Setup of build 32:
## cordic
module cordic #(
    parameter WIDTH = 16,                
    parameter ITERATIONS = 12,           
    parameter MODE = 0                   
)(
    input wire clk,
    input wire rst_n,
    input wire start,                    
    input wire [WIDTH-1:0] x_in,         
    input wire [WIDTH-1:0] y_in,         
    input wire [WIDTH-1:0] z_in,         
    output reg done,                     
    output reg [WIDTH-1:0] x_out,        
    output reg [WIDTH-1:0] y_out,        
    output reg [WIDTH-1:0] z_out         
);
Size in the first run: ~110 flip-flops, ~9300 µm² of cells after synthesis.
export LEC_CHECK = 0
export CAP_MARGIN = 0
export CORE_MARGIN = 5
export CORE_UTILIZATION = 45
export CTS_CLUSTER_DIAMETER = 332
export CTS_CLUSTER_SIZE = 100
export SLEW_MARGIN = 20
export TNS_END_PERCENT = 20
create_clock -name core_clock -period 10.0 [get_ports {clk}]
run.sh (not shown) runs the stock make flow with config.mk's settings and CLKGATE_MAP_FILE=.
[inputs] build 11 vs build 32
==> flow/config.mk <==
export PLATFORM = sky130hd
export DESIGN_NAME = cordic
export DESIGN_NICKNAME = cordic
export VERILOG_FILES = /design/flow/design.v
export SDC_FILE = /design/flow/constraint.sdc
export NUM_CORES = 4
export LEC_CHECK = 0
export CAP_MARGIN = 20
export CORE_MARGIN = 2
export CORE_UTILIZATION = 68
export CTS_CLUSTER_SIZE = 33
export SLEW_MARGIN = 20
==> flow/constraint.sdc <==
create_clock -name core_clock -period 5.01 [get_ports {clk}]
set_input_delay 1.0020 -clock core_clock [delete_from_list [all_inputs] [get_ports {clk}]]
set_output_delay 1.0020 -clock core_clock [all_outputs]
set_load 0.01 [all_outputs]
Findings:
Both conditions hold for build 11: the flow ran to the end and the final layout passed the timing, design-rule and antenna checks.
Clock-cell share of area in build 11 vs build 32: up 0.30 points
Maximum number of pins on one net before global-route repair: build 32 vs build 11 identical
Post-layout minimum cycle time, build 11 and build 32: smaller value in build 11
~same total standard cell area after synthesis in build 11 and build 32
Compared with build 32, in build 11 die height saw a decrease.
Re cell count of the worst reg-to-reg path: build 11 is 1 up on build 32.
For build 66, these inputs were changed with respect to build 11:
diff --git a/flow/config.mk b/flow/config.mk
--- a/flow/config.mk
+++ b/flow/config.mk
@@ -10,2 +10,3 @@
-export CORE_UTILIZATION = 68
-export CTS_CLUSTER_SIZE = 33
+export CORE_UTILIZATION = 69
+export CTS_CLUSTER_DIAMETER = 30
+export SETUP_SLACK_MARGIN = 0.61
@@ -12,0 +14 @@
+export TNS_END_PERCENT = 5
==> flow/constraint.sdc <==
create_clock -name core_clock -period 4.68 [get_ports {clk}]
set_input_delay 0.9360 -clock core_clock [delete_from_list [all_inputs] [get_ports {clk}]]
set_output_delay 0.9360 -clock core_clock [all_outputs]
set_load 0.01 [all_outputs]
--- outcome ---
- Build 66: full flow OK, the timing, design-rule and antenna checks passed
- Comparing build 66 against build 11, there is no change at all in number of multi-input combinational cells in the layout.
- Comparing build 11 and build 66, the higher sum of met2 wire segment lengths after detailed routing is on build 66.
- Between build 11 and build 66, the total track usage is higher for build 66.
- Delta (build 66 minus build 11): wire length of the first global-routing pass now larger, fmax now larger.
- Summary of build 66 over build 11: worst hold slack rose 6.0 ps, cell area up about 5%.
- In the tables for build 11 and build 66, buffer count excluding the clock tree in the final layout reads higher with build 66.
#### Input delta (build 25 over build 66)
diff --git a/flow/config.mk b/flow/config.mk
--- a/flow/config.mk
+++ b/flow/config.mk
@@ -10,3 +10,2 @@
-export CORE_UTILIZATION = 69
-export CTS_CLUSTER_DIAMETER = 30
-export SETUP_SLACK_MARGIN = 0.61
+export CORE_UTILIZATION = 68
+export CTS_CLUSTER_SIZE = 32
@@ -14 +12,0 @@
-export TNS_END_PERCENT = 5
==> flow/constraint.sdc <==
create_clock -name core_clock -period 5.03 [get_ports {clk}]
set_input_delay 1.0060 -clock core_clock [delete_from_list [all_inputs] [get_ports {clk}]]
set_output_delay 1.0060 -clock core_clock [all_outputs]
set_load 0.01 [all_outputs]
==> comparison <==
Between build 66 and build 25, the flow reports number of nets in the layout decreasing by a few percent. Build 66 → build 25: total wire length after detailed routing now smaller; number of gates on the worst path with buffers counted now smaller; first-pass GRT wire length went down about 9%. From build 66 to build 25 the numbers moved as follows: largest net degree at the start of global routing held; number of clock buffers in the layout went up 1.
diff inputs: build 25 => build 39
diff --git a/flow/config.mk b/flow/config.mk
--- a/flow/config.mk
+++ b/flow/config.mk
@@ -10,2 +10,4 @@
-export CORE_UTILIZATION = 68
-export CTS_CLUSTER_SIZE = 32
+export CORE_UTILIZATION = 72
+export CTS_CLUSTER_DIAMETER = 30
+export PLACE_DENSITY = 0.71
+export SETUP_SLACK_MARGIN = 0.61
==> flow/constraint.sdc <==
create_clock -name core_clock -period 4.68 [get_ports {clk}]
set_input_delay 0.9360 -clock core_clock [delete_from_list [all_inputs] [get_ports {clk}]]
set_output_delay 0.9360 -clock core_clock [all_outputs]
set_load 0.01 [all_outputs]
==> comparison <==
- Build 39: it failed with a tool error in global routing, so there are no final results.
- Die extent in y is higher on build 25
- Detailed placer's ending HPWL (lower): build 25
- When the final numbers for build 25 and build 39 were put side by side, the starting density of the core turned out to be greater in build 39.
- Comparing build 39 with build 25, the number of nets produced by synthesis came out essentially unchanged.
- As far as parity-gate share of the synthesized area counting xor and xnor cells goes, build 25 and build 39 are indistinguishable; the numbers are identical.
- Between build 25 and build 39, the die outline area is higher for build 25.
- Total of buffers placed on input and output ports of build 25 is on par with build 39.
- Compared with build 25, width of the die in build 39 decreased by a few percent.
Input-level comparison between build 95 and build 39:
diff --git a/flow/config.mk b/flow/config.mk
--- a/flow/config.mk
+++ b/flow/config.mk
@@ -10,4 +10 @@
-export CORE_UTILIZATION = 72
-export CTS_CLUSTER_DIAMETER = 30
-export PLACE_DENSITY = 0.71
-export SETUP_SLACK_MARGIN = 0.61
+export CORE_UTILIZATION = 40
==> flow/constraint.sdc <==
create_clock -name core_clock -period 10.0 [get_ports {clk}]
set_input_delay 2.0000 -clock core_clock [delete_from_list [all_inputs] [get_ports {clk}]]
set_output_delay 2.0000 -clock core_clock [all_outputs]
set_load 0.01 [all_outputs]
==> comparison <==
Build 95 reached the final stage; the timing, design-rule and antenna checks on its layout passed. Reported for build 39 and build 95, multiplexer fraction of the synthesized cell area turned out identical to the last digit. Placed instance area: build 95 vs build 39 down 210 µm². Measured against build 39, the weighted congestion reported at the end of routability-driven placement of build 95 comes out at 0.852 times the reference value. Build 95 vs. build 39: horizontal die dimension +about 33%; die outline area +about 80%; total clock sinks ~0 delta; average footprint of a synthesized cell ~0 delta; synthesized chip area reported by yosys ~0 delta. Build 95 — effective utilization at floorplan 33 points lower, build 39 as reference.
